==> run H <==
## div_unit
module div_unit
(
    input  logic        clk,
    input  logic        rst,
    input  logic        issue,           
    input  logic [2:0]  funct3,          
    input  logic [6:0]  opcode,
    input  logic [4:0]  rd,
    input  logic [5:0]  pd,
    input  logic [2:0]  rob_idx,
    input  logic [31:0] pc,
    input  logic [31:0] ps1_value,
    input  logic [31:0] ps2_value,
    output logic        ready,           
    input  logic        cdb_dequeue,     
    output logic        res_valid,
    output logic [4:0]  res_rd,
    output logic [5:0]  res_pd,
    output logic [2:0]  res_rob_idx,
    output logic [31:0] res_value,
    output logic [31:0] res_rs1_value,
    output logic [31:0] res_rs2_value,
    output logic [31:0] res_pc,
    output logic [31:0] res_pc_next,
    output logic [6:0]  res_opcode
);
export LEC_CHECK = 0
export CAP_MARGIN = 20
export CORE_MARGIN = 2
export CORE_UTILIZATION = 70
export CTS_CLUSTER_DIAMETER = 198
export CTS_CLUSTER_SIZE = 34
export HOLD_SLACK_MARGIN = -0.09
export MAX_ROUTING_LAYER = met4
export PLACE_DENSITY = 0.6
export SETUP_SLACK_MARGIN = 0.91
export SLEW_MARGIN = 20
create_clock -name core_clock -period 3.46 [get_ports {clk}]
run.sh (not shown) runs the stock make flow with config.mk's settings and CLKGATE_MAP_FILE=.
==> run Z: changes against run H <==
Settings changed: CORE_UTILIZATION 70 to 40, CTS_CLUSTER_DIAMETER 198 to not set, CTS_CLUSTER_SIZE 34 to not set, HOLD_SLACK_MARGIN -0.09 to not set, MAX_ROUTING_LAYER met4 to not set, SETUP_SLACK_MARGIN 0.91 to not set.
==> flow/constraint.sdc (replaced) <==
create_clock -name core_clock -period 5.5 [get_ports {clk}]
set_input_delay 1.1000 -clock core_clock [delete_from_list [all_inputs] [get_ports {clk}]]
set_output_delay 1.1000 -clock core_clock [all_outputs]
set_load 0.01 [all_outputs]
==> results <==
Run H stopped in global routing with GRT-0116. Run Z finished with timing, DRC and antenna clean. In synthesized cell count, run H and run Z do not differ. Synthesized area is the same in run H and run Z. In run Z the die area is higher than in run H, by about 70%.
==> figures <==
	run Z	run H
Result of the run	finished clean	did not finish
Last stage reached	-	global routing
Post-CTS Setup Bufs	1	82
Floorplan die area	43900 um^2	25400 um^2
Height of the chip	209 um	159 um
Post-DP HPWL	38600 um	41000 um
Pre-CTS WS	599 ps	-989 ps
Number of cell rows	75	56
Post-Place Cell Area	19600 um^2	20600 um^2
Placed Instances	2396	2304
Clock buffers created by TritonCTS	31	11
Placeable core region	41800 um^2	23500 um^2
Cell resize tally after clock tree synthesis	0	522
DIE WIDTH	209 um	159 um

========
==> trial 56 <==
Starting RTL as in the previous note.
clock: 2.99 ns
lec_check: 0
abc_area: 0
cap_margin: 20
core_aspect_ratio: 0.5
core_margin: 2
core_utilization: 72
cts_cluster_diameter: 374
cts_cluster_size: 95
place_density: 0.44
slew_margin: 20
tns_end_percent: 10
==> inputs of trial 59, as changes to trial 56 <==
ABC_AREA = 1   (was 0)
CORE_ASPECT_RATIO = not set   (was 0.5)
CTS_CLUSTER_DIAMETER = 364   (was 374)
PLACE_DENSITY = 0.36   (was 0.44)
SETUP_SLACK_MARGIN = -0.25   (was not set)
==> flow/constraint.sdc (replaced) <==
create_clock -name core_clock -period 2.56 [get_ports {clk}]
set_input_delay 0.5120 -clock core_clock [delete_from_list [all_inputs] [get_ports {clk}]]
set_output_delay 0.5120 -clock core_clock [all_outputs]
set_load 0.01 [all_outputs]
==> inputs of build 78, as changes to trial 56 <==
ABC_AREA = not set   (was 0)
CORE_ASPECT_RATIO = not set   (was 0.5)
CORE_UTILIZATION = 21   (was 72)
CTS_CLUSTER_DIAMETER = not set   (was 374)
CTS_CLUSTER_SIZE = not set   (was 95)
PLACE_DENSITY = 0.6   (was 0.44)
TNS_END_PERCENT = not set   (was 10)
==> flow/constraint.sdc (replaced) <==
create_clock -name core_clock -period 5.38 [get_ports {clk}]
set_input_delay 1.0760 -clock core_clock [delete_from_list [all_inputs] [get_ports {clk}]]
set_output_delay 1.0760 -clock core_clock [all_outputs]
set_load 0.01 [all_outputs]
==> inputs of build 11, as changes to trial 56 <==
ABC_AREA = 1   (was 0)
CAP_MARGIN = 0   (was 20)
CELL_PAD_IN_SITES_DETAIL_PLACEMENT = 2   (was not set)
CORE_ASPECT_RATIO = not set   (was 0.5)
CORE_UTILIZATION = 62   (was 72)
CTS_CLUSTER_DIAMETER = 290   (was 374)
CTS_CLUSTER_SIZE = 98   (was 95)
GPL_ROUTABILITY_DRIVEN = 0   (was not set)
GPL_TIMING_DRIVEN = 0   (was not set)
MAX_ROUTING_LAYER = met4   (was not set)
MIN_ROUTING_LAYER = met2   (was not set)
PLACE_DENSITY = not set   (was 0.44)
PLACE_DENSITY_LB_ADDON = 0.04   (was not set)
TNS_END_PERCENT = 35   (was 10)
==> flow/constraint.sdc (replaced) <==
create_clock -name core_clock -period 3.93 [get_ports {clk}]
set_input_delay 0.7860 -clock core_clock [delete_from_list [all_inputs] [get_ports {clk}]]
set_output_delay 0.7860 -clock core_clock [all_outputs]
set_load 0.01 [all_outputs]
==> summary of the runs <==
Build 11 failed in detailed placement (3_5_place_dp) on DPL-0033. Trial 59 did not get past clock tree synthesis (4_1_cts) on DPL-0033. Trial 56 ended with an error in global routing (5_1_grt). Build 78 went through all stages and came out clean.
Against trial 56, the area after synthesis of build 11 is larger by 12%.
Die area, lowest first: trial 56, trial 59, build 11, build 78.
Of trial 56 and trial 59, trial 59 has the higher synthesized cell count (gap about 32%, measured against trial 59).
==> figures <==
Mapped cell area: trial 59 0.01889 mm^2; build 11 0.01889 mm^2; build 78 0.01688 mm^2; trial 56 0.01688 mm^2
Post-Synth Simple-Gate Area: trial 59 28.60%; build 11 28.60%; build 78 19.32%; trial 56 19.32%
Status: trial 59 did not finish; build 11 did not finish; build 78 timing/DRC/antenna clean; trial 56 did not finish
Last stage reached: trial 59 clock tree synthesis (4_1_cts); build 11 detailed placement (3_5_place_dp); build 78 -; trial 56 global routing (5_1_grt)
Adder Share, Synth: trial 59 2.822%; build 11 2.822%; build 78 3.157%; trial 56 3.157%
Post-placement cell count: trial 59 3415; build 11 -; build 78 2914; trial 56 2382
Core ar.: trial 59 0.02591 mm^2; build 11 0.02980 mm^2; build 78 0.07926 mm^2; trial 56 0.02293 mm^2
Total clock buffers created by CTS: trial 59 -; build 11 -; build 78 30; trial 56 6
Pre-CTS setup slack: trial 59 -0.5817 ns; build 11 -; build 78 0.3176 ns; trial 56 -1.323 ns
DIE AREA: trial 59 0.02754 mm^2; build 11 0.03187 mm^2; build 78 0.08267 mm^2; trial 56 0.02476 mm^2
Mean instance size in the synthesized netlist: trial 59 7.409 um^2; build 11 7.409 um^2; build 78 9.781 um^2; trial 56 9.781 um^2
Net count of the mapped netlist: trial 59 2715; build 11 2715; build 78 1892; trial 56 1892
Horizontal die size: trial 59 166.0 um; build 11 178.5 um; build 78 287.5 um; trial 56 220.5 um
Most numerous cell in the Yosys netlist: trial 59 sky130_fd_sc_hd__nand2_1; build 11 sky130_fd_sc_hd__nand2_1; build 78 sky130_fd_sc_hd__edfxtp_1; trial 56 sky130_fd_sc_hd__edfxtp_1
Number of gates resized after cts: trial 59 -; build 11 -; build 78 12; trial 56 211
Synthesized-area fraction occupied by ao, oa, aoi and oai cells: trial 59 8.295%; build 11 8.295%; build 78 13.31%; trial 56 13.31%
Area after detailed placement: trial 59 0.02439 mm^2; build 11 -; build 78 0.02035 mm^2; trial 56 0.02108 mm^2
